== delta ==
Design uart_edge_detection, start of the top module:
module uart_edge_detection (
    input logic clk,           
    input logic rst_n,         
    input logic uart_rx,       
    output logic uart_tx,      
    output logic led_rx,       
    output logic led_tx,       
    output logic data_ready    
);
    parameter CLOCK_FREQ = 50000000;    
    parameter BAUD_RATE  = 115200;
    parameter BAUD_DIV   = CLOCK_FREQ / BAUD_RATE;
    parameter THRESHOLD  = 4;           
    logic [7:0] rx_data;
    logic rx_done;
    logic [7:0] processed_data;
    logic tx_start;
    logic tx_busy;
    logic [7:0] image_data [0:63];     
    logic [7:0] conv_result [0:35];    
    logic [5:0] rx_counter;            
    logic [5:0] tx_counter;            
    typedef enum logic [1:0] {IDLE, RECEIVE, PROCESS, SEND} state_t;
    state_t state, next_state;
    uart_rx #(
        .BAUD_DIV(BAUD_DIV)
    ) uart_receiver (
        .clk(clk),
        .rst_n(rst_n),
        .rx(uart_rx),
        .data_out(rx_data),
        .data_valid(rx_done)
    );
    uart_tx #(
        .BAUD_DIV(BAUD_DIV)
    ) uart_transmitter (
        .clk(clk),
        .rst_n(rst_n),
        .tx_start(tx_start),
        .data_in(processed_data),
        .tx_busy(tx_busy),
        .tx(uart_tx)
    );
    always_ff @(posedge clk or negedge rst_n) begin
        if (!rst_n)
            state <= IDLE;
        else
            state <= next_state;
    end
    always_comb begin
        case (state)
            IDLE:      next_state = (rx_done) ? RECEIVE : IDLE;
            RECEIVE:   next_state = (rx_counter == 6'd63 && rx_done) ? PROCESS : RECEIVE;
            PROCESS:   next_state = SEND;
            SEND:      next_state = (tx_counter == 6'd36 && !tx_busy) ? IDLE : SEND;
            default:   next_state = IDLE;
        endcase
    end
    always_ff @(posedge clk or negedge rst_n) begin
        if (!rst_n) begin
            rx_counter <= 6'd0;
        end else if ((state == IDLE || state == RECEIVE) && rx_done) begin
            image_data[rx_counter] <= rx_data;
            rx_counter <= rx_counter + 1;
        end else if (state == IDLE) begin
            rx_counter <= 6'd0;
        end
    end
    integer i, j, k, l;
    reg [3:0] sum;
    always_ff @(posedge clk or negedge rst_n) begin
        if (!rst_n) begin
            for (i = 0; i < 36; i = i + 1)
                conv_result[i] <= 8'd0;
        end else if (state == PROCESS) begin
  ...
make LEC_CHECK=0 CAP_MARGIN=20 CELL_PAD_IN_SITES_DETAIL_PLACEMENT=2 CORE_MARGIN=7 CORE_UTILIZATION=40 CTS_CLUSTER_DIAMETER=307 CTS_CLUSTER_SIZE=99 SETUP_SLACK_MARGIN=-1.88 SLEW_MARGIN=20 TNS_END_PERCENT=15 finish   # period 20.0 ns
run.sh (not shown) runs the stock make flow with config.mk's settings and CLKGATE_MAP_FILE=.
For maple, these inputs were changed with respect to delta:
# delta
export LEC_CHECK = 0
export CAP_MARGIN = 20
export CELL_PAD_IN_SITES_DETAIL_PLACEMENT = 2
export CORE_MARGIN = 7
export CORE_UTILIZATION = 40
export CTS_CLUSTER_DIAMETER = 307
export CTS_CLUSTER_SIZE = 99
export SETUP_SLACK_MARGIN = -1.88
export SLEW_MARGIN = 20
export TNS_END_PERCENT = 15
create_clock -name core_clock -period 20.0 [get_ports {clk}]
# maple
export LEC_CHECK = 0
export CAP_MARGIN = 20
export CORE_MARGIN = 2
export CORE_UTILIZATION = 67
export SLEW_MARGIN = 20
create_clock -name core_clock -period 5.88 [get_ports {clk}]
==> results <==
maple vs. delta: clock network area share closely matched the old numbers; number of global-route vias before repair decreased by 2122 relative to the old numbers; signed area change from the synthesized netlist to the final layout decreased by 1.8 points relative to the old numbers; leakage power closely matched the old numbers; worst slew slack as a fraction of its limit increased by 0.40 points relative to the old numbers. Compared to delta, maple has via count 668 lower. Final cell count without fillers ends up higher on delta. Compared with delta, maple shows a lower worst-case setup margin in the final layout. [maple] sequential share of layout area rose 0.58 points relative to delta. Worst setup path endpoint: conv_result[8][0] -> maple, uart_tx -> delta.
Input changes introduced in pepper (baseline for comparison: maple):
# maple
export LEC_CHECK = 0
export CAP_MARGIN = 20
export CORE_MARGIN = 2
export CORE_UTILIZATION = 67
export SLEW_MARGIN = 20
create_clock -name core_clock -period 5.88 [get_ports {clk}]
# pepper
export LEC_CHECK = 0
export CAP_MARGIN = 20
export CORE_MARGIN = 2
export CORE_UTILIZATION = 72
export CTS_CLUSTER_SIZE = 10
export PLACE_DENSITY = 0.38
export SETUP_SLACK_MARGIN = 0.76
export SLEW_MARGIN = 20
create_clock -name core_clock -period 3.19 [get_ports {clk}]
Notes after the runs:
- In terms of sequential cell area, pepper and maple differ only marginally.
- Class of the most critical hold timing path = in2async: pepper; class of the most critical hold timing path = reg2reg: maple
- Summary of pepper over maple: number of flops mapped to enable cells by yosys now sits at about the same level; routed wire length shows an increase of 17%.
diff inputs: pepper => onyx
# pepper
export LEC_CHECK = 0
export CAP_MARGIN = 20
export CORE_MARGIN = 2
export CORE_UTILIZATION = 72
export CTS_CLUSTER_SIZE = 10
export PLACE_DENSITY = 0.38
export SETUP_SLACK_MARGIN = 0.76
export SLEW_MARGIN = 20
create_clock -name core_clock -period 3.19 [get_ports {clk}]
# onyx
export LEC_CHECK = 0
export CAP_MARGIN = 20
export CORE_MARGIN = 2
export CORE_UTILIZATION = 72
export CTS_CLUSTER_SIZE = 10
export SETUP_SLACK_MARGIN = 0.76
export SLEW_MARGIN = 20
create_clock -name core_clock -period 3.19 [get_ports {clk}]
Findings:
Across onyx and pepper, none had a timing, DRC or antenna violation. The highest clock rate of onyx and that of pepper are within noise of each other. Comparing onyx against pepper, there is no change at all in detailed placer's ending HPWL. Via count: onyx vs pepper identical. Re pin count of the biggest net entering global routing: no difference whatsoever between pepper and onyx. As far as die outline width goes, onyx and pepper are indistinguishable; the numbers are identical. Total power came out exactly the same in onyx and pepper. Looking at onyx and pepper, the non-clock buffer count is a wash.
Power figures rest on the tool's default switching activity, not on a simulated workload.
